--- design/flow/run.sh ---
#!/bin/bash
# the make line also repeats each setting of config.mk as NAME=value (left out here)
make -C /OpenROAD-flow-scripts/flow DESIGN_CONFIG=/design/flow/config.mk WORK_HOME=/design/flow/orfs CLKGATE_MAP_FILE= finish
--- design/flow/config.mk ---
export PLATFORM = sky130hd
export DESIGN_NAME = mac_array_4x4
export DESIGN_NICKNAME = mac_array_4x4
export VERILOG_FILES = /design/flow/design.v
export SDC_FILE = /design/flow/constraint.sdc
export NUM_CORES = 4
export LEC_CHECK = 0
export ABC_AREA = 1
export CAP_MARGIN = 20
export CELL_PAD_IN_SITES_GLOBAL_PLACEMENT = 1
export CORE_MARGIN = 5
export CORE_UTILIZATION = 72
export CTS_CLUSTER_DIAMETER = 35
export GPL_ROUTABILITY_DRIVEN = 0
export GPL_TIMING_DRIVEN = 1
export MAX_ROUTING_LAYER = met4
export MIN_ROUTING_LAYER = met2
export PLACE_DENSITY_LB_ADDON = 0.19
export SETUP_SLACK_MARGIN = 4.27
export SLEW_MARGIN = 20
--- design/flow/constraint.sdc ---
create_clock -name core_clock -period 25.0 [get_ports {clk}]
set_input_delay 5.0000 -clock core_clock [delete_from_list [all_inputs] [get_ports {clk}]]
set_output_delay 5.0000 -clock core_clock [all_outputs]
set_load 0.01 [all_outputs]
--- design/flow/design.v ---
`timescale 1ns/1ps
module adder_32bit (
    input wire [31:0] a,
    input wire [31:0] b,
    output wire [31:0] sum
);
    wire [31:0] p, g;
    wire [32:0] c;
    assign c[0] = 1'b0;
    wire [7:0] block_p, block_g;
    wire [8:0] block_c;
    assign block_c[0] = 1'b0;
    assign p = a ^ b;   
    assign g = a & b;   
    assign c[1] = g[0] | (p[0] & c[0]);
    assign c[2] = g[1] | (p[1] & c[1]);
    assign c[3] = g[2] | (p[2] & c[2]);
    assign c[4] = g[3] | (p[3] & c[3]);
    assign block_p[0] = p[0] & p[1] & p[2] & p[3];
    assign block_g[0] = g[3] | (p[3] & g[2]) | (p[3] & p[2] & g[1]) | (p[3] & p[2] & p[1] & g[0]);
    assign c[5] = g[4] | (p[4] & c[4]);
    assign c[6] = g[5] | (p[5] & c[5]);
    assign c[7] = g[6] | (p[6] & c[6]);
    assign c[8] = g[7] | (p[7] & c[7]);
    assign block_p[1] = p[4] & p[5] & p[6] & p[7];
    assign block_g[1] = g[7] | (p[7] & g[6]) | (p[7] & p[6] & g[5]) | (p[7] & p[6] & p[5] & g[4]);
    assign c[9]  = g[8]  | (p[8]  & c[8]);
    assign c[10] = g[9]  | (p[9]  & c[9]);
    assign c[11] = g[10] | (p[10] & c[10]);
    assign c[12] = g[11] | (p[11] & c[11]);
    assign block_p[2] = p[8] & p[9] & p[10] & p[11];
    assign block_g[2] = g[11] | (p[11] & g[10]) | (p[11] & p[10] & g[9]) | (p[11] & p[10] & p[9] & g[8]);
    assign c[13] = g[12] | (p[12] & c[12]);
    assign c[14] = g[13] | (p[13] & c[13]);
    assign c[15] = g[14] | (p[14] & c[14]);
    assign c[16] = g[15] | (p[15] & c[15]);
    assign block_p[3] = p[12] & p[13] & p[14] & p[15];
    assign block_g[3] = g[15] | (p[15] & g[14]) | (p[15] & p[14] & g[13]) | (p[15] & p[14] & p[13] & g[12]);
    assign c[17] = g[16] | (p[16] & c[16]);
    assign c[18] = g[17] | (p[17] & c[17]);
    assign c[19] = g[18] | (p[18] & c[18]);
    assign c[20] = g[19] | (p[19] & c[19]);
    assign block_p[4] = p[16] & p[17] & p[18] & p[19];
    assign block_g[4] = g[19] | (p[19] & g[18]) | (p[19] & p[18] & g[17]) | (p[19] & p[18] & p[17] & g[16]);
    assign c[21] = g[20] | (p[20] & c[20]);
    assign c[22] = g[21] | (p[21] & c[21]);
    assign c[23] = g[22] | (p[22] & c[22]);
    assign c[24] = g[23] | (p[23] & c[23]);
    assign block_p[5] = p[20] & p[21] & p[22] & p[23];
    assign block_g[5] = g[23] | (p[23] & g[22]) | (p[23] & p[22] & g[21]) | (p[23] & p[22] & p[21] & g[20]);
    assign c[25] = g[24] | (p[24] & c[24]);
    assign c[26] = g[25] | (p[25] & c[25]);
    assign c[27] = g[26] | (p[26] & c[26]);
    assign c[28] = g[27] | (p[27] & c[27]);
    assign block_p[6] = p[24] & p[25] & p[26] & p[27];
    assign block_g[6] = g[27] | (p[27] & g[26]) | (p[27] & p[26] & g[25]) | (p[27] & p[26] & p[25] & g[24]);
    assign c[29] = g[28] | (p[28] & c[28]);
    assign c[30] = g[29] | (p[29] & c[29]);
    assign c[31] = g[30] | (p[30] & c[30]);
    assign c[32] = g[31] | (p[31] & c[31]);
    assign block_p[7] = p[28] & p[29] & p[30] & p[31];
    assign block_g[7] = g[31] | (p[31] & g[30]) | (p[31] & p[30] & g[29]) | (p[31] & p[30] & p[29] & g[28]);
    assign block_c[1] = block_g[0] | (block_p[0] & block_c[0]);
    assign block_c[2] = block_g[1] | (block_p[1] & block_c[1]);
    assign block_c[3] = block_g[2] | (block_p[2] & block_c[2]);
    assign block_c[4] = block_g[3] | (block_p[3] & block_c[3]);
    assign block_c[5] = block_g[4] | (block_p[4] & block_c[4]);
    assign block_c[6] = block_g[5] | (block_p[5] & block_c[5]);
    assign block_c[7] = block_g[6] | (block_p[6] & block_c[6]);
    assign block_c[8] = block_g[7] | (block_p[7] & block_c[7]);
    assign sum = p ^ c[31:0];
endmodule
`timescale 1ns/1ps
module csa_32bit (
    input wire [31:0] a,
    input wire [31:0] b,
    input wire [31:0] c,
    output wire [31:0] sum,
    output wire [31:0] carry
);
    genvar i;
    generate
        for (i = 0; i < 32; i = i + 1) begin : csa_bit
            full_adder fa (
                .a(a[i]),
                .b(b[i]),
                .c_in(c[i]),
                .sum(sum[i]),
                .c_out(carry[i])
            );
        end
    endgenerate
endmodule
module full_adder (
    input wire a,
    input wire b,
    input wire c_in,
    output wire sum,
    output wire c_out
);
    wire xor_ab, and_ab, and_xor_cin;
    xor_gate xor1 (.a(a), .b(b), .out(xor_ab));
    xor_gate xor2 (.a(xor_ab), .b(c_in), .out(sum));
    and_gate and1 (.a(a), .b(b), .out(and_ab));
    and_gate and2 (.a(xor_ab), .b(c_in), .out(and_xor_cin));
    or_gate or1 (.a(and_ab), .b(and_xor_cin), .out(c_out));
endmodule
`timescale 1ns/1ps
module and_gate (
    input wire a,
    input wire b,
    output wire out
);
    and(out,a,b);
endmodule
module xor_gate (
    input wire a,
    input wire b,
    output wire out
);
    xor(out,a,b);
endmodule
module or_gate (
    input wire a,
    input wire b,
    output wire out
);
    or(out,a,b);
endmodule
module multiplier_16bit (
    input wire [15:0] a,
    input wire [15:0] b,
    output wire [31:0] product
);
    wire [31:0] pp [15:0];
    genvar i, j;
    generate
        for (i = 0; i < 16; i = i + 1) begin : pp_row
            for (j = 0; j < 16; j = j + 1) begin : pp_col
                wire pp_bit;
                and pp_and (pp_bit, a[j], b[i]);
                assign pp[i][j+i] = pp_bit;
            end
            if (i > 0) begin : lower_zeros
                for (j = 0; j < i; j = j + 1) begin : lz
                    assign pp[i][j] = 1'b0;
                end
            end
            if (i + 16 < 32) begin : upper_zeros
                for (j = i + 16; j < 32; j = j + 1) begin : uz
                    assign pp[i][j] = 1'b0;
                end
            end
        end
    endgenerate
    wire [31:0] s1_sum[5:0], s1_carry[5:0];
    csa_32bit csa1_0 (.a(pp[0]), .b(pp[1]), .c(pp[2]), .sum(s1_sum[0]), .carry(s1_carry[0]));
    csa_32bit csa1_1 (.a(pp[3]), .b(pp[4]), .c(pp[5]), .sum(s1_sum[1]), .carry(s1_carry[1]));
    csa_32bit csa1_2 (.a(pp[6]), .b(pp[7]), .c(pp[8]), .sum(s1_sum[2]), .carry(s1_carry[2]));
    csa_32bit csa1_3 (.a(pp[9]), .b(pp[10]), .c(pp[11]), .sum(s1_sum[3]), .carry(s1_carry[3]));
    csa_32bit csa1_4 (.a(pp[12]), .b(pp[13]), .c(pp[14]), .sum(s1_sum[4]), .carry(s1_carry[4]));
    assign s1_sum[5] = pp[15];
    assign s1_carry[5] = 32'd0;
    wire [31:0] s2_sum[3:0], s2_carry[3:0];
    csa_32bit csa2_0 (.a(s1_sum[0]), .b({s1_carry[0][30:0], 1'b0}), .c(s1_sum[1]),
                      .sum(s2_sum[0]), .carry(s2_carry[0]));
    csa_32bit csa2_1 (.a({s1_carry[1][30:0], 1'b0}), .b(s1_sum[2]), .c({s1_carry[2][30:0], 1'b0}),
                      .sum(s2_sum[1]), .carry(s2_carry[1]));
    csa_32bit csa2_2 (.a(s1_sum[3]), .b({s1_carry[3][30:0], 1'b0}), .c(s1_sum[4]),
                      .sum(s2_sum[2]), .carry(s2_carry[2]));
    csa_32bit csa2_3 (.a({s1_carry[4][30:0], 1'b0}), .b(s1_sum[5]), .c({s1_carry[5][30:0], 1'b0}),
                      .sum(s2_sum[3]), .carry(s2_carry[3]));
    wire [31:0] s3_sum[2:0], s3_carry[2:0];
    csa_32bit csa3_0 (.a(s2_sum[0]), .b({s2_carry[0][30:0], 1'b0}), .c(s2_sum[1]),
                      .sum(s3_sum[0]), .carry(s3_carry[0]));
    csa_32bit csa3_1 (.a({s2_carry[1][30:0], 1'b0}), .b(s2_sum[2]), .c({s2_carry[2][30:0], 1'b0}),
                      .sum(s3_sum[1]), .carry(s3_carry[1]));
    assign s3_sum[2] = s2_sum[3];
    assign s3_carry[2] = {s2_carry[3][30:0], 1'b0};
    wire [31:0] s4_sum[1:0], s4_carry[1:0];
    csa_32bit csa4_0 (.a(s3_sum[0]), .b({s3_carry[0][30:0], 1'b0}), .c(s3_sum[1]),
                      .sum(s4_sum[0]), .carry(s4_carry[0]));
    csa_32bit csa4_1 (.a({s3_carry[1][30:0], 1'b0}), .b(s3_sum[2]), .c(s3_carry[2]),
                      .sum(s4_sum[1]), .carry(s4_carry[1]));
    wire [31:0] final_sum, final_carry;
    csa_32bit csa_final (.a(s4_sum[0]), .b({s4_carry[0][30:0], 1'b0}), .c(s4_sum[1]),
                         .sum(final_sum), .carry(final_carry));
    wire [31:0] shifted_carry;
    assign shifted_carry = {final_carry[30:0], 1'b0};
    wire [31:0] temp_sum;
    adder_32bit final_adder1 (.a(final_sum), .b(shifted_carry), .sum(temp_sum));
    wire [31:0] shifted_carry2;
    assign shifted_carry2 = {s4_carry[1][30:0], 1'b0};
    adder_32bit final_adder2 (.a(temp_sum), .b(shifted_carry2), .sum(product));
endmodule
`timescale 1ns/1ps
module pe (
    input wire clk,
    input wire rst_n,
    input wire en,
    input wire [15:0] a_in,       
    input wire [15:0] b_in,       
    input wire [31:0] partial_sum_in,   
    input wire load_acc,          
    output reg [15:0] a_out,      
    output reg [15:0] b_out,      
    output wire [31:0] acc_out    
);
    wire [31:0] mult_result;
    wire [31:0] add_result;
    reg [31:0] accumulator;
    multiplier_16bit mult_inst (
        .a(a_in),
        .b(b_in),
        .product(mult_result)
    );
    adder_32bit add_inst (
        .a(accumulator),
        .b(mult_result),
        .sum(add_result)
    );
    always @(posedge clk or negedge rst_n) begin
        if (!rst_n) begin
            accumulator <= 32'd0;
        end else if (load_acc) begin
            accumulator <= partial_sum_in;
        end else if (en) begin
            accumulator <= add_result;
        end
    end
    always @(posedge clk or negedge rst_n) begin
        if (!rst_n) begin
            a_out <= 16'd0;
            b_out <= 16'd0;
        end else if (en) begin
            a_out <= a_in;
            b_out <= b_in;
        end
    end
    assign acc_out = accumulator;
endmodule
`timescale 1ns/1ps
module mac_array_4x4 (
    input wire clk,
    input wire rst_n,
    input wire en,
    input wire load_acc,
    input wire [15:0] a_in_0,
    input wire [15:0] a_in_1,
    input wire [15:0] a_in_2,
    input wire [15:0] a_in_3,
    input wire [15:0] b_in_0,
    input wire [15:0] b_in_1,
    input wire [15:0] b_in_2,
    input wire [15:0] b_in_3,
    input wire [511:0] partial_sum_init,
    output wire [31:0] result_0_0, result_0_1, result_0_2, result_0_3,
    output wire [31:0] result_1_0, result_1_1, result_1_2, result_1_3,
    output wire [31:0] result_2_0, result_2_1, result_2_2, result_2_3,
    output wire [31:0] result_3_0, result_3_1, result_3_2, result_3_3
);
    wire [15:0] a_wire [0:3][0:4];   
    wire [15:0] b_wire [0:4][0:3];   
    assign a_wire[0][0] = a_in_0;
    assign a_wire[1][0] = a_in_1;
    assign a_wire[2][0] = a_in_2;
    assign a_wire[3][0] = a_in_3;
    assign b_wire[0][0] = b_in_0;
    assign b_wire[0][1] = b_in_1;
    assign b_wire[0][2] = b_in_2;
    assign b_wire[0][3] = b_in_3;
    wire [31:0] acc_out [0:3][0:3];
    genvar row, col;
    generate
        for (row = 0; row < 4; row = row + 1) begin : pe_row
            for (col = 0; col < 4; col = col + 1) begin : pe_col
                pe pe_inst (
                    .clk(clk),
                    .rst_n(rst_n),
                    .en(en),
                    .a_in(a_wire[row][col]),
                    .b_in(b_wire[row][col]),
                    .partial_sum_in(partial_sum_init[(row*4+col)*32 +: 32]),
                    .load_acc(load_acc),
                    .a_out(a_wire[row][col+1]),
                    .b_out(b_wire[row+1][col]),
                    .acc_out(acc_out[row][col])
                );
            end
        end
    endgenerate
    assign result_0_0 = acc_out[0][0];
    assign result_0_1 = acc_out[0][1];
    assign result_0_2 = acc_out[0][2];
    assign result_0_3 = acc_out[0][3];
    assign result_1_0 = acc_out[1][0];
    assign result_1_1 = acc_out[1][1];
    assign result_1_2 = acc_out[1][2];
    assign result_1_3 = acc_out[1][3];
    assign result_2_0 = acc_out[2][0];
    assign result_2_1 = acc_out[2][1];
    assign result_2_2 = acc_out[2][2];
    assign result_2_3 = acc_out[2][3];
    assign result_3_0 = acc_out[3][0];
    assign result_3_1 = acc_out[3][1];
    assign result_3_2 = acc_out[3][2];
    assign result_3_3 = acc_out[3][3];
endmodule
==> results of run 1 <==
==> notes.md, run 1 <==
Main metrics from the flow reports.

The cell type that accounts for the most area after synthesis is sky130_fd_sc_hd__fa_1. The synthesized netlist devotes about 3.1% of its cell area to compound gates. The top cell type's share of synthesized area is 44.98%. Post-synthesis, Yosys gives the total cell area as 179500 um2. The floorplan step defined a core boundary enclosing roughly 250000 um2.

The number of distinct standard cells referenced by the synthesized netlist came out at 25. Looking at the gate-level netlist, the highest instance count belongs to sky130_fd_sc_hd__inv_1. It got as far as global placement (3_3_place_gp) and failed there. The main area contributors are sky130_fd_sc_hd__fa_1 45%, sky130_fd_sc_hd__inv_1 18%, sky130_fd_sc_hd__dfrtp_1 12%.

The synthesis run shows the most used standard cells to be 8540 x sky130_fd_sc_hd__inv_1, 4837 x sky130_fd_sc_hd__nand2_1, 4032 x sky130_fd_sc_hd__fa_1, 1086 x sky130_fd_sc_hd__clkbuf_1, 1024 x sky130_fd_sc_hd__ha_1. The number of warnings reported in the yosys synthesis log is 3. The share of the yosys chip area belonging to registers came out at between 10% and 20%. The synthesized area per cell came out at 8.266 um2.

The cell count listed in synth_stat.txt is 21710. The initial standard-cell utilization of the core is between 70% and 80%. After floorplanning, the die was sized to cover roughly 260000 um2. The run stopped with a tool error. The dominant register cell in the synthesized netlist is sky130_fd_sc_hd__dfrtp_1. The post-synth tally of flip-flops with integrated enable is 0. Synthesis handed over a netlist of 21710 instances. The xor and xnor fraction of the mapped netlist area is less than 1%. The die outline width came out at 509.3 um. The adder and majority gate portion of the synthesized area is 52.12%.

The net count after synthesis came out at 27410. The die height came out at 509.3 um. The number of ports placed on the die boundary came out at 1156. In the synthesized netlist, mux cells make up 0.8032% of the area.

The count of standard-cell rows came out at 183. In the synthesized netlist, the dominant kind of combinational cell is adder cells. The area fraction in and, or, nand and nor cells came out at 10.57%.

The async set or reset register ratio after synthesis is 100.0%. Yosys reported a register bit count of 896. The tool reported: "[ERROR FLW-0024] Place density exceeds 1.0 (current PLACE_DENSITY_LB_ADDON =  0.19). Please check if the value of  PLACE_DENSITY_LB_ADDON is between 0 and 0.99". The cell area after technology mapping came out at between 150000 and 200000 um2.
==> inputs of run 2 (changes only) <==
Settings changed: ABC_AREA 1 to not set, CAP_MARGIN 20 to 15, CELL_PAD_IN_SITES_GLOBAL_PLACEMENT 1 to not set, CORE_UTILIZATION 72 to 69, CTS_CLUSTER_DIAMETER 35 to not set, GPL_ROUTABILITY_DRIVEN 0 to 1, HOLD_SLACK_MARGIN set to 0.17, MAX_ROUTING_LAYER met4 to not set, MIN_ROUTING_LAYER met2 to not set, PLACE_DENSITY_LB_ADDON 0.19 to not set, SETUP_SLACK_MARGIN 4.27 to 0.43.
Clock period 25.0 ns to 11.8 ns, I/O delays scaled along.
==> notes.md, run 2 <==
Here are the numbers from the latest Yosys + OpenROAD run.

The post-synthesis cell count is 17770 (-18%). The count of standard-cell rows is 185 (+1.1%). The synthesis run shows the most used standard cells to be 4471 x sky130_fd_sc_hd__inv_1, 4032 x sky130_fd_sc_hd__fa_1, 3920 x sky130_fd_sc_hd__and2_1, 1158 x sky130_fd_sc_hd__nand2_1, 1024 x sky130_fd_sc_hd__ha_1. The most instantiated library cell after synthesis is sky130_fd_sc_hd__inv_1. The number of H-tree levels is 3. After the first detailed-routing iteration, the DRC count stood at around 8500. Summing all multi-input logic gate instances after layout gives 136000 um2. The cell with the most instances on the worst path is sky130_fd_sc_hd__fa_2. The die outline area came out at 264200 um2 (+1.9%). The setup path with the least slack is of type in -> reg. Once placement finished, the instance area stood at 196100 um2. The depth of the most critical reg-to-reg path came out at ~43. The registers of the reported paths see a clock transition of 0.06 ns.

The number of warnings reported in the yosys synthesis log is 3 (unchanged). In this run the layout check failures are negative setup slack. The layout report lists the combined flip-flop and latch area as 22520 um2.

The yosys stat chip area came out at 175200 um2 (-2.4%). The total number of nets in the final design came out at 24910. The highest fanout seen on the critical path came out at 2. The area share of and-or/or-and cells after synthesis came out at 2.933% (-0.20 points).

The placer's final routability congestion estimate came out at just under 1. The via count of the first global-routing pass came out at 137900. The number of ports placed on the die boundary is 1156 (unchanged). The adder and majority gate portion of the synthesized area is 53.37% (+1.3 points). For reference, the final report shows the hold violation count at 0. The combined buffer and inverter count along the critical path came out at 7. The origin of the worst setup path is a_in_3[7]. The worst setup path is launched from an input pin. The final number of setup-violating endpoints came out at 110. The area fraction in and, or, nand and nor cells is 16.57% (+6.0 points). After synthesis, the cell types taking the most area are sky130_fd_sc_hd__fa_1 46%, sky130_fd_sc_hd__and2_1 14%, sky130_fd_sc_hd__dfrtp_1 13%. For this run, the top clock speed supported by timing is 68.78 MHz.

The worst setup path endpoint is pe_row[3].pe_col[0].pe_inst.accumulator[31]. The detailed-router iteration count before antenna repair is 5.

TritonCTS built the clock tree. The endpoint identified for the worst register-to-register timing path is pe_row[2].pe_col[1].pe_inst.accumulator[31]. The largest clock skew in the final design came out at 0.04087 ns. The actual slew at the worst max-slew pin is 1.235 ns. The tool warning count is around 64. The remaining global-route overflow came out at 0. STA classifies the critical path endpoint as a flop. The final cell area excluding filler cells is 202700 um2. STA lists the startpoint of the worst hold path as pe_row[0].pe_col[3].pe_inst.b_out[11]. The first-pass GRT wire length is roughly 790000 um. Post-route period utilization is reported as 123.2%. The worst hold slack is 0.5654 ns. The slowest stage of the critical path is the sky130_fd_sc_hd__fa_1 cell. The area growth from synthesis to layout is 15.68%.

The count of input and output buffers is 1155. The cell depth of the worst min-delay path came out at 1. The slack of the worst reg-to-reg path came out at -1.90 ns. The number of maximum-capacitance violations recorded for the run is 0. The synthesized area per cell is 9.860 um2 (+19%).

The number of buffers added by the clock tree synthesis step is between 100 and 150. The post-cts hold-fix buffer tally came out at 0. The script parses the final routing iteration and logs DRC violations as 0. In the synthesized netlist, the dominant kind of combinational cell is adder cells. The flow ran to the end, but the layout failed its checks. The worst slew slack as a fraction of its limit came out at 17.65%. Dividing the detail-routed wire length by the instance count gives 21.95 um. The die outline width is 514.0 um (+0.92%). The top cell type's share of synthesized area is 46.06% (+1.1 points). The number of sinks on the clock net came out at between 800 and 900.

The deepest clock path buffer count came out at 3. The worst hold path endpoint is pe_row[0].pe_col[3].pe_inst.b_out[11]. The overall routing resource usage came out at 39.28%. The non-filler instance count after layout came out at 22700.

The net count after synthesis came out at 23470 (-14%). The startpoint identified for the worst register-to-register timing path is pe_row[2].pe_col[0].pe_inst.a_out[6].

The area fraction in mux cells came out at 2.565% (+1.8 points). The routed wire length came out at 498200 um. Setup repair after global routing could not meet its margin everywhere.

The clock latency reported for the late side of the worst-skew pair came out at 0.83 ns. The initial standard-cell utilization of the core is 69.14% (-3.1 points). Detailed routing inserted a total of 124300 vias.

The die height came out at 514.0 um (+0.92%). Entering global routing, the biggest net connects 226 pins. The max-slew violation total from the final report is 0. The number of storage elements in the synthesis netlist came out at 896 (unchanged). In this design, the largest share of critical-path delay is due to adder cells.

The routed design could run at a clock period as short as 14.54 ns. The initial antenna violation count came out at 53. The filler cells instantiated in the layout total 16960. The cell type with the highest aggregate area in the netlist is sky130_fd_sc_hd__fa_1. The number of distinct standard cells referenced by the synthesized netlist came out at 24 (-4.0%).

The post-synth tally of flip-flops with integrated enable is 0 (unchanged). The async set or reset register ratio after synthesis is 100.0% (unchanged). The post-detailed-placement half-perimeter wirelength came out at 405100 um. The arrival time of data at the critical path endpoint is 15.25 ns. The cell count listed in synth_stat.txt is 17770 (-18%). The xor and xnor fraction of the mapped netlist area came out at 0.2399% (+0.045 points).

The cell area after technology mapping is 175200 um2 (-2.4%). The number of placed cells counting well taps came out at 22380. The core area is 253500 um2 (+2.0%). Looking at the cell usage after synthesis, the top flip-flop cell is sky130_fd_sc_hd__dfrtp_1.

The master cell of the clock root buffer is sky130_fd_sc_hd__clkbuf_16. The detail-routed via count per cell is 5.479. The delay contributed by the slowest stage of the critical path came out at 0.57 ns. STA reports the tightest min-delay check as being of type reg -> reg. The logic depth of the worst path, buffers included is roughly 43. The worst endpoint required time came out at 12.51 ns.

Setup slack on the critical path of the routed design comes to -2.738 ns. The number of routed nets with antenna violations came out at 0. The share of the yosys chip area belonging to registers came out at 12.79% (+0.30 points).
==> run 2: layout make-up <==
type	instances	share of cell area [%]
sequential	896	11.11
tap	3366	2.078
clock inverter	54	0.3586
multi-input combinational	11630	67.11
inverter	4471	8.284
antenna	25	0.03086
clock buffer	155	1.591
timing repair buffer	2103	9.440
==> run 2: metrics by stage <==
step,setup slack [ns],setup TNS [ns],util (%)
after floorplan,-2.980,-137.92,-
after global placement,-3.982,-238.41,77.37
after detailed placement,-4.132,-253.16,77.37
after CTS,-2.672,-136.25,79.58
after global routing,-2.988,-163.58,79.96
final,-2.738,-135.05,79.98
==> run 2: repair_timing <==
item | CTS | global route
gates cloned | 2 | 0
resized | 671 | 280
buffers inserted | 52 | 27
endpoints found under the setup margin | 148 | 146
pin swaps | 229 | 133
==> run 2: routing by layer <==
layer  global-route usage (%)  share of wire (%)  vias up
met4                    18.89                6.1       36
met2                    61.41                 46     4913
li1                         -                  -    53850
met1                    52.63                 39    64450
met3                    9.104                9.1     1108
met5                        0              0.044        -
==> inputs of run 3 (changes only) <==
Settings changed: CAP_MARGIN 15 to 20, CORE_UTILIZATION 69 to 67, CTS_CLUSTER_SIZE set to 66, HOLD_SLACK_MARGIN 0.17 to -0.09.
Clock period 11.8 ns to 14.4 ns, I/O delays scaled along.
==> notes.md, run 3 <==
Here are the numbers from the latest Yosys + OpenROAD run.

The overall routing resource usage came out at 37.63% (-1.6 points). STA shows the worst min-delay path finishing at pe_row[0].pe_col[0].pe_inst.accumulator[28]. The logic depth of the worst path, buffers included came out at 43 (unchanged). The total number of nets in the final design was 24690 (-0.91%).

The violation count after the first detailed-routing iteration was 7982 (-6.6%). Setup repair after global routing could not meet its margin everywhere. Sorting the Yosys area breakdown by cell type puts at the top sky130_fd_sc_hd__fa_1. The post-synthesis cell count came out at 17770 (unchanged).

The origin of the worst setup path is a_in_1[7]. The die height came out at 521.4 um (+1.5%). The largest clock skew in the final design is 0.04200 ns (+0.001131 ns). The master cell of the clock root buffer is sky130_fd_sc_hd__clkbuf_16.

The adder and majority gate portion of the synthesized area is 53.37% (unchanged). The met3 routed wirelength came out at 41810 um (-7.7%). The main area contributors are sky130_fd_sc_hd__fa_1 46%, sky130_fd_sc_hd__and2_1 14%, sky130_fd_sc_hd__dfrtp_1 13%. The cell area after technology mapping is 175200 um2 (unchanged). The die outline width is 521.4 um (+1.5%). The overall via count from detail_route came out at 122800 (-1.2%).

The number of violations of the max-capacitance limit came to 0 (unchanged). The area fraction in and, or, nand and nor cells was 16.57% (unchanged). The combined buffer and inverter count along the critical path is 7 (unchanged). The worst hold slack is 0.5786 ns (+0.01322 ns). The core area came out at 259900 um2 (+2.6%).

The cell depth of the worst min-delay path came out at 2 (+1). The actual slew at the worst max-slew pin came to 1.149 ns (-0.08667 ns). The maximum number of pins on one net before global-route repair is 210 (-7.1%).

The final sum of negative setup slack came out at -3.716 ns (+131.33 ns). After synthesis, the largest family of logic cells by area is adder cells. The post-detailed-placement half-perimeter wirelength is 399500 um (-1.4%). The initial antenna violation count is 52 (-1.9%). The highest fanout seen on the critical path is 3 (+1). The routed metal-1 wirelength came out at 192900 um (+0.25%).

The first-pass GRT wire length is 785900 um (-1.0%). The shortest period the worst path allows came out at 14.86 ns. TritonCTS built the clock tree.

The routed wire length came out at 492000 um (-1.2%). The final hold violation count came out at 0 (unchanged). The final number of setup-violating endpoints is 15 (-86%). The number of filler instances in the final layout came to 18370 (+8.3%). STA classifies the critical path endpoint as a flop.

The slack of the worst reg-to-reg path is 0.24 ns (+2.14 ns). The initial standard-cell utilization of the core came out at 67.41% (-1.7 points). The run finished, with violations left. STA lists the endpoint of the worst register-to-register path as pe_row[1].pe_col[2].pe_inst.accumulator[31].

The cell that appears most often on the critical path is sky130_fd_sc_hd__fa_2. The detailed-router iteration count before antenna repair came out at 7 (+2). The fraction of the cycle the final worst path needs came to 103.2% (-20 points). The detail-routed via count per cell is 5.434 (-0.82%).

The number of sinks on the clock net came to 896 (unchanged). The worst setup path endpoint is pe_row[1].pe_col[0].pe_inst.accumulator[31]. The worst endpoint required time is 15.20 ns (+2.69 ns). The net count after synthesis came out at 23470 (unchanged). The max-slew violation total from the final report is 0 (unchanged).

The slowest library cell on the worst path is sky130_fd_sc_hd__fa_1. The share of the yosys chip area belonging to registers came to 12.79% (unchanged). The post-synth tally of flip-flops with integrated enable is 0 (unchanged). The number of buffers added by the clock tree synthesis step was 120 (+6.2%). STA classifies the critical path startpoint as an input pin. The maximum clock frequency is 67.28 MHz. Note that the worst hold path type here is reg -> reg.

The clock edge transition at the registers on the reported setup and hold paths came out at 0.06 ns (about the same). The yosys stat chip area is 175200 um2 (unchanged). The number of routed nets with antenna violations is 0 (unchanged). The routed length on met2 is 229300 um (-0.26%).

The tool warning count came out at 70 (+9.4%). The post-route worst setup slack came out at -0.4629 ns (+2.276 ns). The number of ports placed on the die boundary was 1156 (unchanged). The placer's final routability congestion estimate is 0.9450 (-2.1%).

The xor and xnor fraction of the mapped netlist area came out at 0.2399% (unchanged). The startpoint of the tightest hold check path is pe_row[0].pe_col[0].pe_inst.accumulator[28]. The worst register-to-register path begins at pe_row[1].pe_col[1].pe_inst.a_out[7].

The async set or reset register ratio after synthesis is 100.0% (unchanged). The DRC violations left came out at 0 (unchanged). The count of standard-cell rows is 187 (+1.1%). The layout checks failed on negative setup slack.

The worst slew slack as a fraction of its limit was 23.43% (+5.8 points). The deepest clock path buffer count came to 4 (+1).

The area growth from synthesis to layout is 14.31%. The largest delay contributor family on the critical path is adder cells. The area share of and-or/or-and cells after synthesis came out at 2.933% (unchanged). The number of H-tree levels came out at 3 (unchanged). The synthesis run shows the most used standard cells to be 4471 x sky130_fd_sc_hd__inv_1, 4032 x sky130_fd_sc_hd__fa_1, 3920 x sky130_fd_sc_hd__and2_1, 1158 x sky130_fd_sc_hd__nand2_1, 1024 x sky130_fd_sc_hd__ha_1.

The routed length per instance was 21.77 um (-0.82%). The clock latency reported for the late side of the worst-skew pair came out at 0.90 ns (+0.07 ns). The number of warnings reported in the yosys synthesis log came out at 3 (unchanged).

The post-cts hold-fix buffer tally is 0 (unchanged). The remaining global-route overflow is 0 (unchanged). The most used flip-flop cell after synthesis is sky130_fd_sc_hd__dfrtp_1. The via count of the first global-routing pass was 136000 (-1.3%). The cell count listed in synth_stat.txt was 17770 (unchanged).

The highest metal layer carrying signal wires in the routed design is met5. The synthesized area per cell came out at 9.860 um2 (unchanged). The die outline area is 271900 um2 (+2.9%).

Among all cell types in the netlist, the one instantiated most often is sky130_fd_sc_hd__inv_1. The count of input and output buffers is 1155 (unchanged). The delay contributed by the slowest stage of the critical path is 0.56 ns (about the same). The critical path in this run is classified as in -> reg.

The number of distinct standard cells referenced by the synthesized netlist came out at 24 (unchanged). The area fraction in mux cells came out at 2.565% (unchanged). The depth of the most critical reg-to-reg path is 43 (unchanged). The arrival time of data at the critical path endpoint came out at 15.67 ns (+0.42 ns). The top cell type's share of synthesized area came out at 46.06% (unchanged). The number of storage elements in the synthesis netlist is 896 (unchanged).
run 3: metrics by stage:
stage                     setup WS [ns]  cell area (um2)  instances  utilization [%]
after floorplan                 -0.8995           176100      17770                -
after global placement           -1.885           194000      22340            74.62
after detailed placement         -2.082           194000      22340            74.62
after CTS                       -0.3885           199600      22570            76.77
after global routing            -0.7044           200300      22590            77.05
final                           -0.4629           200300      22600            77.06
run 3: area by class of cell:
cell class / instances / area (um2) / area share (%)
timing repair buffer: 1870 / 17160 / 8.568
antenna: 27 / 67.56 / 0.03373
multi-input combinational: 11630 / 135400 / 67.57
tap: 3496 / 4374 / 2.184
sequential: 896 / 22470 / 11.22
clock inverter: 61 / 753.2 / 0.3760
clock buffer: 153 / 3328 / 1.661
inverter: 4471 / 16790 / 8.383
run 3: per-layer routing:
metal  vias up  GRT usage, %
li1      53370             -
met1     63960         50.48
met2      4408         59.33
met3      1049         8.487
met4        30         17.13
met5         -             0
run 3: repair_timing:
item	4_1_cts	5_1_grt
pin swaps	204	189
buffers inserted	21	1
resized	756	289
gates cloned	0	0
setup endpoints to repair	60	46
==> inputs of run 4 (changes only) <==
Settings changed: CAP_MARGIN 20 to 15, CORE_MARGIN 5 to 2, CORE_UTILIZATION 67 to 72, CTS_CLUSTER_SIZE 66 to not set, GPL_ROUTABILITY_DRIVEN 1 to not set, GPL_TIMING_DRIVEN 1 to not set, HOLD_SLACK_MARGIN -0.09 to not set, SETUP_SLACK_MARGIN 0.43 to 2.85.
Clock period 14.4 ns to 9.96 ns, I/O delays scaled along.
==> notes.md, run 4 <==
Here are the numbers from the latest Yosys + OpenROAD run.

The run finished, with violations left. The layout checks failed on negative setup slack. The synthesized area per cell is 9.860 um2 (unchanged). The die outline width was 497.3 um (-4.6%). The async set or reset register ratio after synthesis was 100.0% (unchanged).

The overall routing resource usage is 42.28% (+4.7 points). The number of H-tree levels came out at 3 (unchanged). The depth of the most critical reg-to-reg path came out at 43 (unchanged).

The non-filler instance count after layout came out at 22620 (+0.084%). The actual slew at the worst max-slew pin came to 1.154 ns (+0.005792 ns). The path with the worst hold slack has its endpoint at pe_row[1].pe_col[2].pe_inst.accumulator[30]. The area of combinational cells with multiple inputs came out at 136300 um2 (+0.70%).

The worst setup path is launched from an input pin. The post-synthesis cell count was 17770 (unchanged). The largest clock skew in the final design came out at 0.03796 ns (-0.004039 ns).

The core area came out at 242500 um2 (-6.7%). The area fraction in mux cells came out at 2.565% (unchanged). The combined buffer and inverter count along the critical path came out at 8 (+1).

The worst slew slack as a fraction of its limit came out at 23.05% (-0.39 points). The count of input and output buffers came out at 1155 (unchanged).

The number of filler instances in the final layout is 14520 (-21%). The number of ports placed on the die boundary is 1156 (unchanged). The post-cts hold-fix buffer tally came out at 0 (unchanged). The post-detailed-placement half-perimeter wirelength is 403600 um (+1.0%). The cell depth of the worst min-delay path came out at 2 (unchanged). The xor and xnor fraction of the mapped netlist area is 0.2399% (unchanged). Among the non-sequential cells, adder cells take the most area. The net count after synthesis came out at 23470 (unchanged). The cell count listed in synth_stat.txt came out at 17770 (unchanged). The max-slew violation total from the final report came out at 0 (unchanged). The dominant register cell in the synthesized netlist is sky130_fd_sc_hd__dfrtp_1.

The category of the worst setup path capture point is a flop. In this run the worst setup path terminates at pe_row[3].pe_col[0].pe_inst.accumulator[31].

The number of violations of the max-capacitance limit was 0 (unchanged). The number of warnings reported in the yosys synthesis log is 3 (unchanged). The area fraction in and, or, nand and nor cells is 16.57% (unchanged). The synthesis report lists the most area-consuming cells as sky130_fd_sc_hd__fa_1 46%, sky130_fd_sc_hd__and2_1 14%, sky130_fd_sc_hd__dfrtp_1 13%.

The routed wire length came to 499300 um (+1.5%). The maximum number of pins on one net before global-route repair is 197 (-6.2%).

The count of standard-cell rows is 181 (-3.2%). The detail-routed via count per cell came to 5.566 (+2.4%). The tool warning count came to 82 (+17%). The root buffer cell chosen for the clock tree is sky130_fd_sc_hd__clkbuf_16. For the worst reg-to-reg path, the endpoint reported by OpenROAD is pe_row[1].pe_col[2].pe_inst.accumulator[31].

The final sum of negative setup slack came to -385.97 ns (-382.25 ns). The post-synth tally of flip-flops with integrated enable came out at 0 (unchanged). The logic depth of the worst path, buffers included is 45 (+4.7%). Derived from the worst setup path, the maximum achievable clock frequency is about 70 MHz.

The origin of the worst setup path is a_in_3[4]. The cell area after technology mapping came to 175200 um2 (unchanged). The placer's final routability congestion estimate came out at 0.9756 (+3.2%).

The fraction of the cycle the final worst path needs is 142.7% (+39 points). The final hold violation count is 0 (unchanged). Broken down by cell family, the worst path's largest delay share belongs to adder cells. The most instantiated library cell after synthesis is sky130_fd_sc_hd__inv_1. The die outline area is 247400 um2 (-9.0%). The clock edge transition at the registers on the reported setup and hold paths is 0.06 ns (about the same). TritonCTS built the clock tree.

The deepest clock path buffer count is 3 (-1). The total number of nets in the final design is 25000 (+1.3%). In this design, the critical path's most frequently occurring cell is sky130_fd_sc_hd__fa_2. The yosys stat chip area is 175200 um2 (unchanged). The number of distinct standard cells referenced by the synthesized netlist is 24 (unchanged). The delay contributed by the slowest stage of the critical path came to 0.57 ns (about the same).

The reg-to-reg startpoint is pe_row[1].pe_col[1].pe_inst.a_out[4]. The slack of the worst reg-to-reg path was -3.99 ns (-4.23 ns). The overall via count from detail_route is 125900 (+2.5%).

The path class of the tightest hold or removal check is reg -> reg. The adder and majority gate portion of the synthesized area was 53.37% (unchanged). The worst endpoint required time was 10.67 ns (-4.53 ns). The initial standard-cell utilization of the core came out at 72.25% (+4.8 points). The routed length per instance came out at 22.08 um (+1.4%). The violation count after the first detailed-routing iteration is 9592 (+20%).

The area share of and-or/or-and cells after synthesis came out at 2.933% (unchanged). The area after detailed placement is 196900 um2 (+1.5%). The post-route worst setup slack is -4.252 ns (-3.790 ns). The detailed-router iteration count before antenna repair came out at 6 (-1). The remaining global-route overflow is 0 (unchanged).

The number of storage elements in the synthesis netlist is 896 (unchanged). After synthesis, the most frequently instantiated cells are 4471 x sky130_fd_sc_hd__inv_1, 4032 x sky130_fd_sc_hd__fa_1, 3920 x sky130_fd_sc_hd__and2_1, 1158 x sky130_fd_sc_hd__nand2_1, 1024 x sky130_fd_sc_hd__ha_1. The DRC violations left came out at 0 (unchanged). The number of placed cells counting well taps is 22340 (-0.0090%). The setup path with the least slack is of type in -> reg. The via count of the first global-routing pass is 140300 (+3.1%).

The highest fanout seen on the critical path is 4 (+1). The number of routed nets with antenna violations came to 0 (unchanged). For the finished layout, the period the worst path requires is 14.21 ns. Setup repair after global routing could not meet its margin everywhere. The slowest library cell on the worst path is sky130_fd_sc_hd__fa_1. The number of sinks on the clock net is 896 (unchanged). The die height came out at 497.3 um (-4.6%).

The initial antenna violation count is 52 (unchanged). The final number of setup-violating endpoints is 187 (+172). The arrival time of data at the critical path endpoint is 14.92 ns (-0.75 ns). The final cell area excluding filler cells is 203400 um2 (+1.5%). The area growth from synthesis to layout came out at 16.07%.

The number of buffers added by the clock tree synthesis step is 110 (-8.3%). The cell type with the highest aggregate area in the netlist is sky130_fd_sc_hd__fa_1. The area taken by flip-flops and latches is 22510 um2 (+0.15%).

The top cell type's share of synthesized area came to 46.06% (unchanged). The first-pass GRT wire length is 798400 um (+1.6%).

The clock latency reported for the late side of the worst-skew pair came out at 0.80 ns (-0.10 ns). The startpoint identified for the worst hold timing path is pe_row[1].pe_col[2].pe_inst.accumulator[30]. The share of the yosys chip area belonging to registers is 12.79% (unchanged).
[run 4: area by class of cell]
class                           count  share of cell area, %
Sequential cell                   896                  11.07
Inverter                         4471                  8.257
Clock inverter                     44                 0.2571
Clock buffer                      156                  1.573
Multi-Input combinational cell  11630                  67.02
Timing Repair Buffer             2197                  9.828
Antenna cell                       27                0.03322
Tap cell                         3202                  1.970
[run 4: per-layer routing]
layer	global-route usage [%]	up-vias	share of wire [%]	routed length (um)
met1	55.57	64900	37	186300
li1	-	54020	-	-
met2	65.21	5659	46	229600
met4	23.94	30	6.9	34360
met5	0	-	0.040	201
met3	10.18	1288	9.8	48840
[run 4: what timing repair did]
item	CTS	global route
cloned	4	1
setup endpoints to repair	321	320
resized	733	407
pin swaps	285	187
buffers inserted	45	7
[run 4: through the flow]
step | util (%) | setup WS (ns) | hold slack [ns]
after floorplan | - | -4.452 | 0.5608
after global placement | 81.18 | -5.457 | 0.5456
after detailed placement | 81.19 | -5.564 | 0.5579
after CTS | 83.38 | -4.319 | 0.5709
after global routing | 83.85 | -4.592 | 0.5943
final | 83.86 | -4.252 | 0.5659
==> inputs of run 5 (changes only) <==
Settings changed: CAP_MARGIN 15 to 20, CORE_UTILIZATION 72 to 16, SETUP_SLACK_MARGIN 2.85 to not set.
Clock period 9.96 ns to 28.3 ns, I/O delays scaled along.
==> notes.md, run 5 <==
Here are the numbers from the latest Yosys + OpenROAD run.

The delay contributed by the slowest stage of the critical path is 0.82 ns (+0.25 ns). Between the synthesized netlist and the finished layout, the area growth was recorded as 19.69%. The actual slew at the worst max-slew pin came out at 1.212 ns (+0.05813 ns). The worst endpoint required time came out at 29.18 ns (+18.51 ns). The reg-to-reg startpoint is pe_row[1].pe_col[1].pe_inst.b_out[0]. The detailed router used layers up to and including met5. The non-filler instance count after layout came out at 33350 (+47%). The die height came out at 1051 um (+110%). The via count of the first global-routing pass was 139600 (-0.47%). The violation count after the first detailed-routing iteration came out at 5689 (-41%). The area fraction in and, or, nand and nor cells is 16.57% (unchanged). The cell with the most instances on the worst path is sky130_fd_sc_hd__fa_1. The largest family of logic cells by area is adder cells. The area share of and-or/or-and cells after synthesis came out at 2.933% (unchanged). The post-cts hold-fix buffer tally came out at 0 (unchanged). The synthesized area per cell came out at 9.860 um2 (unchanged). The worst slew slack as a fraction of its limit came out at 19.17% (-3.9 points).

sky130_fd_sc_hd__fa_1 takes more of the synthesized area than any other cell. The routed metal-1 wirelength is 269500 um (+45%).

The number of placed cells counting well taps is 32970 (+48%). The depth of the most critical reg-to-reg path is 41 (-4.7%).

The clock latency reported for the late side of the worst-skew pair was 1.00 ns (+0.20 ns). The most instantiated library cell after synthesis is sky130_fd_sc_hd__inv_1. The initial antenna violation count came to 137 (+160%). The detailed-router iteration count before antenna repair is 8 (+2).

The DRC violations left came to 0 (unchanged). The count of input and output buffers is 1155 (unchanged). The number of distinct standard cells referenced by the synthesized netlist is 24 (unchanged). The deepest clock path buffer count is 5 (+2). TritonCTS built the clock tree. The shortest period the worst path allows came out at 20.07 ns. The routed wire length is 652500 um (+31%). STA classifies the critical path endpoint as a flop. The slack of the worst reg-to-reg path is 12.34 ns (+16.33 ns). The master cell of the clock root buffer is sky130_fd_sc_hd__clkbuf_16. The number of warnings reported in the yosys synthesis log was 3 (unchanged). The cell area after technology mapping came out at 175200 um2 (unchanged).

The combined buffer and inverter count along the critical path came out at 7 (-1). The worst setup path endpoint is pe_row[0].pe_col[0].pe_inst.accumulator[31]. The core area is 1093000 um2 (+350%).

Post-synth the commonest register cell is sky130_fd_sc_hd__dfrtp_1. The met3 routed wirelength came out at 28490 um (-42%). The cell count listed in synth_stat.txt came out at 17770 (unchanged).

The routed length on met2 is 320200 um (+39%). The classification of the worst setup path is in -> reg. Tracing the worst setup path back leads to its startpoint at b_in_0[0]. The share of the yosys chip area belonging to registers came out at 12.79% (unchanged). The clock edge transition at the registers on the reported setup and hold paths is 0.07 ns (about the same). The overall via count from detail_route is 121300 (-3.6%). The number of storage elements in the synthesis netlist is 896 (unchanged). The number of sinks on the clock net is 896 (unchanged). The number of violations of the max-capacitance limit came to 0 (unchanged). The yosys stat chip area came out at 175200 um2 (unchanged). The largest clock skew in the final design is 0.09083 ns (+0.05286 ns). Setup repair after global routing left no endpoint under its margin. The area fraction in mux cells came out at 2.565% (unchanged). The number of buffers added by the clock tree synthesis step is 160 (+45%). The kind of cell with the highest combined delay along the critical path is adder cells. The final hold violation count is 0 (unchanged).

In this run the worst hold path is classified as reg -> reg. The max-slew violation total from the final report came to 0 (unchanged). The tool warning count is 50 (-39%). The commonest cells after synthesis are 4471 x sky130_fd_sc_hd__inv_1, 4032 x sky130_fd_sc_hd__fa_1, 3920 x sky130_fd_sc_hd__and2_1, 1158 x sky130_fd_sc_hd__nand2_1, 1024 x sky130_fd_sc_hd__ha_1.

The post-synthesis cell count is 17770 (unchanged). The post-detailed-placement half-perimeter wirelength was 547700 um (+36%). The net count after synthesis was 23470 (unchanged). The number of setup buffers added after CTS is 0 (-100%). The highest fanout seen on the critical path came to 17 (+13). The async set or reset register ratio after synthesis came to 100.0% (unchanged). The initial standard-cell utilization of the core came out at 16.04% (-56 points). The area after detailed placement came out at 204200 um2 (+3.7%). The maximum number of pins on one net before global-route repair is 238 (+21%). The final number of setup-violating endpoints was 0 (-100%). The total number of nets in the final design came out at 24360 (-2.6%). The utilization after layout came out at 19.20% (-65 points). Static timing analysis puts the maximum clock frequency at between 40 and 50 MHz. Ranked by total cell area, the synthesized netlist is headed by sky130_fd_sc_hd__fa_1 46%, sky130_fd_sc_hd__and2_1 14%, sky130_fd_sc_hd__dfrtp_1 13%. The post-CTS resize count came out at 0 (-100%). The number of filler instances in the final layout came out at 120200 (+730%). The die outline width came to 1051 um (+110%). The detail-routed via count per cell is 3.639 (-35%). The number of routed nets with antenna violations came to 0 (unchanged). The fraction of the cycle the final worst path needs is 70.93% (-72 points). The number of H-tree levels is 4 (+1). The xor and xnor fraction of the mapped netlist area is 0.2399% (unchanged). The cell depth of the worst min-delay path was 1 (-1).

The arrival time of data at the critical path endpoint came out at 20.95 ns (+6.03 ns). The routed length per instance came to 19.57 um (-11%). The logic depth of the worst path, buffers included is 42 (-6.7%). The placer's final routability congestion estimate is 0.8675 (-11%). The count of standard-cell rows was 384 (+110%).

The die outline area came out at 1104000 um2 (+350%). The flow ran to the end and the layout has no timing, DRC or antenna violations. The overall routing resource usage was 11.96% (-30 points).

The first-pass GRT wire length was 969000 um (+21%). The number of ports placed on the die boundary is 1156 (unchanged). The adder and majority gate portion of the synthesized area is 53.37% (unchanged). The final cell area excluding filler cells came to 209700 um2 (+3.1%). The remaining global-route overflow is 0 (unchanged). The post-synth tally of flip-flops with integrated enable is 0 (unchanged).

The slowest library cell on the worst path is sky130_fd_sc_hd__clkdlybuf4s50_1. The top cell type's share of synthesized area is 46.06% (unchanged). The endpoint identified for the worst register-to-register timing path is pe_row[2].pe_col[1].pe_inst.accumulator[31]. The kind of start point of the critical path is an input pin. Hold analysis lists the worst path endpoint as pe_row[2].pe_col[2].pe_inst.b_out[9].

The startpoint of the tightest hold check path is pe_row[1].pe_col[2].pe_inst.b_out[9]. The final sum of negative setup slack came out at 0 ns (+385.97 ns).
-- run 5: layout make-up --
type                    instances  area [um2]  area share [%]
multi-input cells           11630      132700           63.27
inverters                    4471       16780           8.002
diodes                        101       252.7          0.1205
clock buffers                 202        4384           2.090
well taps                   14480       18110           8.635
flip-flops and latches        896       22430           10.69
repair buffers               1505       14240           6.789
clock inverters                72       834.6          0.3979
-- run 5: per-stage QoR --
step,worst slack (ns),hold WS (ns)
detailed placement,7.251,0.4971
finish,8.226,0.5054
global placement,7.274,0.4906
CTS,8.319,0.5082
global route,7.815,0.5221
floorplan,9.256,0.5608
-- run 5: routing by layer --
layer	GRT usage [%]	vias to the layer above
met5	0	-
met4	5.320	16
met3	1.668	762
met2	20.68	2810
met1	14.80	64900
li1	-	52860
==> inputs of run 6 (changes only) <==
Settings changed: CELL_PAD_IN_SITES_DETAIL_PLACEMENT set to 1, CELL_PAD_IN_SITES_GLOBAL_PLACEMENT set to 2, CORE_MARGIN 2 to 7, CORE_UTILIZATION 16 to 65, CTS_CLUSTER_DIAMETER set to 226, CTS_CLUSTER_SIZE set to 13, GPL_ROUTABILITY_DRIVEN set to 1, MAX_ROUTING_LAYER set to met4, PLACE_DENSITY_LB_ADDON set to 0.24, SLEW_MARGIN 20 to 40, TNS_END_PERCENT set to 50.
Clock period 28.3 ns to 26.6 ns, I/O delays scaled along.
==> notes.md, run 6 <==
Main metrics from the flow reports.

The adder and majority gate portion of the synthesized area is 53.37% (unchanged). The synthesis run shows the most used standard cells to be 4471 x sky130_fd_sc_hd__inv_1, 4032 x sky130_fd_sc_hd__fa_1, 3920 x sky130_fd_sc_hd__and2_1, 1158 x sky130_fd_sc_hd__nand2_1, 1024 x sky130_fd_sc_hd__ha_1. The initial standard-cell utilization of the core is 65.41% (+49 points).

The count of standard-cell rows is 190 (-51%). The dominant register cell in the synthesized netlist is sky130_fd_sc_hd__dfrtp_1. The area fraction in mux cells is 2.565% (unchanged).

The halt point of the flow is global placement without I/O (3_1_place_gp_skip_io). The top cell type's share of synthesized area was 46.06% (unchanged). The post-synthesis cell count is 17770 (unchanged). The cell area after technology mapping is 175200 um2 (unchanged).

The die outline area came out at 284300 um2 (-74%). Of the combinational cells, the family taking the most area is adder cells. The die height is 533.2 um (-49%). The xor and xnor fraction of the mapped netlist area came to 0.2399% (unchanged).

The share of the yosys chip area belonging to registers came to 12.79% (unchanged). The run stopped with a tool error. Summed over all instances, the cell type with the most area after synthesis is sky130_fd_sc_hd__fa_1. The area share of and-or/or-and cells after synthesis is 2.933% (unchanged). The tool reported: "[ERROR FLW-0024] Place density exceeds 1.0 (current PLACE_DENSITY_LB_ADDON =  0.24). Please check if the value of  PLACE_DENSITY_LB_ADDON is between 0 and 0.99". The async set or reset register ratio after synthesis came out at 100.0% (unchanged). The number of distinct standard cells referenced by the synthesized netlist was 24 (unchanged). The net count after synthesis came out at 23470 (unchanged). The yosys stat chip area was 175200 um2 (unchanged). For this run the top cell type by instance count after synthesis was sky130_fd_sc_hd__inv_1. The number of warnings reported in the yosys synthesis log was 3 (unchanged). The cell count listed in synth_stat.txt is 17770 (unchanged). The area fraction in and, or, nand and nor cells came to 16.57% (unchanged). The number of storage elements in the synthesis netlist came out at 896 (unchanged).

Ranked by total cell area, the synthesized netlist is headed by sky130_fd_sc_hd__fa_1 46%, sky130_fd_sc_hd__and2_1 14%, sky130_fd_sc_hd__dfrtp_1 13%. The core area came out at 267900 um2 (-75%). The post-synth tally of flip-flops with integrated enable came out at 0 (unchanged). The die outline width came out at 533.2 um (-49%). The synthesized area per cell came out at 9.860 um2 (unchanged).
==> inputs of run 7 (changes only) <==
Settings changed: CELL_PAD_IN_SITES_DETAIL_PLACEMENT 1 to not set, CELL_PAD_IN_SITES_GLOBAL_PLACEMENT 2 to not set, CORE_MARGIN 7 to 2, CORE_UTILIZATION 65 to 58, CTS_CLUSTER_DIAMETER 226 to not set, CTS_CLUSTER_SIZE 13 to not set, GPL_ROUTABILITY_DRIVEN 1 to not set, PLACE_DENSITY_LB_ADDON 0.24 to not set, SETUP_SLACK_MARGIN set to 2.31, SLEW_MARGIN 40 to 20, TNS_END_PERCENT 50 to not set.
Clock period 26.6 ns to 18.0 ns, I/O delays scaled along.
==> notes.md, run 7 <==
Here are the numbers from the latest Yosys + OpenROAD run.

The area fraction in mux cells is 2.565% (unchanged). The slack of the worst reg-to-reg path came out at 2.65 ns. The worst slew slack as a fraction of its limit came out at about 19%.

The final cell area excluding filler cells is around 200000 um2. The largest family of logic cells by area is adder cells. The synthesis run shows the most used standard cells to be 4471 x sky130_fd_sc_hd__inv_1, 4032 x sky130_fd_sc_hd__fa_1, 3920 x sky130_fd_sc_hd__and2_1, 1158 x sky130_fd_sc_hd__nand2_1, 1024 x sky130_fd_sc_hd__ha_1. The main area contributors are sky130_fd_sc_hd__fa_1 46%, sky130_fd_sc_hd__and2_1 14%, sky130_fd_sc_hd__dfrtp_1 13%. The arrival time of data at the critical path endpoint came out at 16.63 ns.

The area share of and-or/or-and cells after synthesis was 2.933% (unchanged). Global routing finished with a remaining overflow of 0. After routing, the total negative slack on setup checks comes to 0 ns. The number of storage elements in the synthesis netlist came out at 896 (unchanged). The slowest library cell on the worst path is sky130_fd_sc_hd__fa_1. The min-delay analysis places its worst path in the category reg -> reg. The yosys stat chip area came to 175200 um2 (unchanged). The clock latency reported for the late side of the worst-skew pair came out at 0.95 ns. Counting cells, the worst reg-to-reg path comes to 39. In the post-synthesis netlist, the cell with the most instances is sky130_fd_sc_hd__inv_1. The die height came out at 553.7 um (+3.8%). The startpoint of the tightest hold check path is pe_row[0].pe_col[0].pe_inst.b_out[7]. STA shows the worst min-delay path finishing at pe_row[0].pe_col[0].pe_inst.b_out[7]. The final hold violation count is 0. The number of H-tree levels is 3. The share of the yosys chip area belonging to registers is 12.79% (unchanged). The delay contributed by the slowest stage of the critical path came out at between 0.5 and 0.6 ns.

Routability-driven placement finished with a final weighted congestion of 0.9381. The number of warnings reported in the yosys synthesis log came to 3 (unchanged). The timing report gives the clock slew at the launch and capture registers of the worst setup and hold paths as 0.06 ns.

The initial antenna violation count is 54. The die outline width was 553.7 um (+3.8%). The net count after synthesis came out at 23470 (unchanged). The post-detailed-placement half-perimeter wirelength came out at between 300000 and 400000 um. The area after detailed placement came out at 191500 um2.

The overall via count from detail_route is 119300. The fraction of the cycle the final worst path needs came out at 87.94%. By instance count, the cell type seen most on the critical path is sky130_fd_sc_hd__fa_2. The number of buffers added by the clock tree synthesis step came out at 122. The cell area after technology mapping was 175200 um2 (unchanged). At the end of the flow, the number of nets in the layout was 24330. The final number of setup-violating endpoints came out at 0. The top cell type's share of synthesized area came out at 46.06% (unchanged).

The post-synthesis cell count is 17770 (unchanged). The combined buffer and inverter count along the critical path is 7. The cell type with the highest aggregate area in the netlist is sky130_fd_sc_hd__fa_1. Clock tree synthesis selected as its root buffer the cell sky130_fd_sc_hd__clkbuf_16. Using the TritonRoute via totals, the vias-per-cell ratio works out to 5.249.

The number of distinct standard cells referenced by the synthesized netlist came out at 24 (unchanged). The async set or reset register ratio after synthesis is 100.0% (unchanged). The core area is 300300 um2 (+12%). The number of routed nets with antenna violations came out at 0.

Broken down by cell family, the worst path's largest delay share belongs to adder cells. The initial standard-cell utilization of the core is 58.36% (-7.0 points). In this run the worst setup path begins at a_in_3[4]. The area growth from synthesis to layout came out at 12.18%.

The critical path runs through a total of 44 cells. The maximum number of pins on one net before global-route repair came out at 229. The worst endpoint required time came out at roughly 19 ns.

The number of violations of the max-capacitance limit came out at 0. Setup repair after global routing could not meet its margin everywhere. The most used flip-flop cell after synthesis is sky130_fd_sc_hd__dfrtp_1. Based on the critical path, the design can be clocked at up to 63.17 MHz. TritonCTS built the clock tree. The adder and majority gate portion of the synthesized area is 53.37% (unchanged).

The synthesized area per cell is 9.860 um2 (unchanged). The area of combinational cells with multiple inputs is 133900 um2. The actual slew at the worst max-slew pin came out at 1.222 ns. According to the I/O placement log, the pin count is 1156. The number of sinks on the clock net is approximately 900. The xor and xnor fraction of the mapped netlist area came to 0.2399% (unchanged). The area taken by flip-flops and latches came out at roughly 22000 um2.

The post-synth tally of flip-flops with integrated enable is 0 (unchanged). The final timing report lists clock skew as 0.08979 ns. The post-route worst setup slack is 2.170 ns. Looking at the critical path, the highest net fanout was 7. Fill cells in the final layout number between 20000 and 30000. The tool warning count came out at roughly 58. Prior to clock tree synthesis, the placed netlist has a worst setup slack of 0.6092 ns. The category of the worst setup path capture point is a flop. The DRC violations left is 0. The flow ran to the end and the layout has no timing, DRC or antenna violations. The worst setup path endpoint is pe_row[3].pe_col[0].pe_inst.accumulator[31].

The violation count after the first detailed-routing iteration is ~7500. The cell count listed in synth_stat.txt came out at 17770 (unchanged). In the final report, the number of pins over their slew limit comes to 0. Per the CTS log, the buffer count on the longest clock path is 4. Per the timing report, the most critical flop-to-flop path originates at pe_row[1].pe_col[1].pe_inst.b_out[2]. The via count of the first global-routing pass came to 132100. The critical path is of the in -> reg type. The final layout contains routed wiring with a total length of a little under 500000 um.

The overall routing resource usage came out at between 30% and 40%. The count of standard-cell rows came to 201 (+5.8%). The first detailed-routing pass took 6 iterations.

The die outline area is 306600 um2 (+7.8%).

The first-pass GRT wire length came out at around 790000 um. The cell depth of the worst min-delay path came out at 1. The count of buffers added on input and output ports is 1155.

STA classifies the critical path startpoint as an input pin. The routed length per instance is 21.63 um.

The area fraction in and, or, nand and nor cells is 16.57% (unchanged). Subtracting the final worst setup slack from the clock period gives 15.83 ns. In this run the critical register-to-register path is captured at pe_row[2].pe_col[1].pe_inst.accumulator[31].
run 7: what timing repair did:
| action | in CTS | in global routing |
|---|---|---|
| gates resized | 236 | 226 |
| setup endpoints to repair | 22 | 28 |
| buffers inserted | 39 | 15 |
| hold buffers | 0 | 0 |
| cloned | 0 | 2 |
| pin swaps | 64 | 74 |
run 7: routing by layer:
layer	vias to the layer above	global-route usage [%]	share of wire, %	wire length (um)
li1	52700	-	-	-
met1	62650	48.17	43	213500
met2	3364	53.06	46	226500
met3	587	5.801	7.1	35020
met4	0	10.16	3.4	16680
met5	-	-	0	0
run 7: cell type report:
type                    count  area share (%)
inverters                4471           8.537
diodes                     42         0.05346
clock inverters            59          0.3138
multi-input cells       11630           68.09
well taps                3958           2.519
flip-flops and latches    896           11.43
clock buffers             164           1.761
repair buffers           1511           7.299
run 7: metrics by stage:
stage	hold WS, ns	util [%]	instances
after floorplan	0.5608	-	17770
after global placement	0.4903	63.76	22410
after detailed placement	0.4974	63.76	22410
after CTS	0.5107	65.29	22670
after global routing	0.5149	65.46	22720
final	0.5081	65.47	22730
==> inputs of run 8 (changes only) <==
Settings changed: CORE_MARGIN 2 to 5, GPL_ROUTABILITY_DRIVEN set to 1, GPL_TIMING_DRIVEN set to 1, HOLD_SLACK_MARGIN set to 0.17, MAX_ROUTING_LAYER met4 to not set, SETUP_SLACK_MARGIN 2.31 to 0.43.
Clock period 18.0 ns to 14.2 ns, I/O delays scaled along.
==> notes.md, run 8 <==
Here are the numbers from the latest Yosys + OpenROAD run.

The depth of the most critical reg-to-reg path came to 46 (+18%). The run finished, with violations left. The startpoint identified for the worst hold timing path is pe_row[0].pe_col[0].pe_inst.b_out[1]. The final sum of negative setup slack is -5.520 ns (-5.520 ns). The shortest period the worst path allows came out at ~15 ns.

The remaining global-route overflow came out at 0 (unchanged). The worst slew slack as a fraction of its limit is 18.92% (+0.38 points). The clock edge transition at the registers on the reported setup and hold paths came out at 0.06 ns (about the same).

The cell depth of the worst min-delay path is 1 (unchanged). The violation count after the first detailed-routing iteration came out at 7185 (-4.0%). The worst endpoint required time came to 15.02 ns (-3.78 ns). The post-route worst setup slack came out at -0.4993 ns (-2.669 ns). The count of standard-cell rows is 201 (unchanged). The number of filler instances in the final layout is 24580 (-2.3%).

The setup slack at placement came out at -2.144 ns (-2.753 ns). The maximum clock frequency came out at 68.03 MHz. The final cell area excluding filler cells is 202000 um2 (+2.7%). The largest individual stage delay along the critical path comes from the cell sky130_fd_sc_hd__fa_1. The number of sinks on the clock net came to 896 (unchanged). The post-detailed-placement half-perimeter wirelength is 412300 um (+4.7%). The number of ports placed on the die boundary is 1156 (unchanged).

The top cell type's share of synthesized area is 46.06% (unchanged). The delay contributed by the slowest stage of the critical path came out at 0.57 ns (+0.02 ns).

The maximum number of pins on one net before global-route repair was 209 (-8.7%). The number of distinct standard cells referenced by the synthesized netlist is 24 (unchanged). By count the netlist is led by 4471 x sky130_fd_sc_hd__inv_1, 4032 x sky130_fd_sc_hd__fa_1, 3920 x sky130_fd_sc_hd__and2_1, 1158 x sky130_fd_sc_hd__nand2_1, 1024 x sky130_fd_sc_hd__ha_1. The initial antenna violation count came out at 49 (-9.3%).

The worst setup path is of the in -> reg kind. The number of violations of the max-capacitance limit came out at 0 (unchanged). The most used flip-flop cell after synthesis is sky130_fd_sc_hd__dfrtp_1.

The deepest clock path buffer count came out at 4 (unchanged). The number of buffers added by the clock tree synthesis step was 122 (unchanged). The net count after synthesis is 23470 (unchanged). The actual slew at the worst max-slew pin is 1.216 ns (-0.005676 ns). Clock tree synthesis selected as its root buffer the cell sky130_fd_sc_hd__clkbuf_16. The clock latency reported for the late side of the worst-skew pair came to 0.92 ns (-0.03 ns).

The number of warnings reported in the yosys synthesis log is 3 (unchanged). TritonCTS built the clock tree. The routed length on met2 came out at 235800 um (+4.1%).

The yosys stat chip area is 175200 um2 (unchanged). The largest delay contributor family on the critical path is adder cells. The critical path ends at pe_row[0].pe_col[0].pe_inst.accumulator[31]. The met3 routed wirelength is 34820 um (-0.56%).

The post-synthesis cell count came out at 17770 (unchanged). The async set or reset register ratio after synthesis came out at 100.0% (unchanged). The area fraction in mux cells is 2.565% (unchanged). The routed length per instance was 21.84 um (+0.93%).

The detail-routed via count per cell came out at 5.237 (-0.22%). The number of H-tree levels is 3 (unchanged). The largest clock skew in the final design is 0.05159 ns (-0.03820 ns). The post-cts hold-fix buffer tally came out at 0 (unchanged). The final number of setup-violating endpoints came out at 18 (+18). The worst hold path belongs to the class reg -> reg.

The highest metal layer carrying signal wires in the routed design is met5. The die height is 559.7 um (+1.1%). The cell area after technology mapping is 175200 um2 (unchanged). The routed metal-1 wirelength came out at 213800 um (+0.14%). The report lists the violated layout checks as negative setup slack. The logic depth of the worst path, buffers included is 41 (-6.8%).

The worst register-to-register path ends at pe_row[1].pe_col[1].pe_inst.accumulator[31]. The first-pass GRT wire length came to 805700 um (+2.1%). The xor and xnor fraction of the mapped netlist area is 0.2399% (unchanged). The cell count listed in synth_stat.txt came out at 17770 (unchanged).
## run 8: cell type report
| cell class | count | share of cell area (%) |
|---|---|---|
| antenna | 35 | 0.04336 |
| clock buffer | 166 | 1.707 |
| clock inverter | 49 | 0.2967 |
| inverter | 4471 | 8.311 |
| multi-input combinational | 11630 | 67.18 |
| sequential | 896 | 11.13 |
| tap | 3958 | 2.452 |
| timing repair buffer | 1938 | 8.877 |
## run 8: metal layers
layer,vias up,track usage [%]
met5,-,0
met4,20,10.99
met3,717,6.268
met2,3466,53.39
met1,63470,46.45
li1,53520,-
## run 8: per-stage QoR
stage	utilization (%)	instances
2_1_floorplan	-	17770
3_3_place_gp	64.94	22840
3_5_place_dp	64.94	22840
4_1_cts	66.99	23100
5_1_grt	67.25	23120
6_report	67.27	23140
## run 8: timing repair
action                                  CTS  global route
buffers inserted                         41             6
endpoints found under the setup margin   69            53
cloned                                    1             0
pin swaps                               273           212
resized                                 920           251
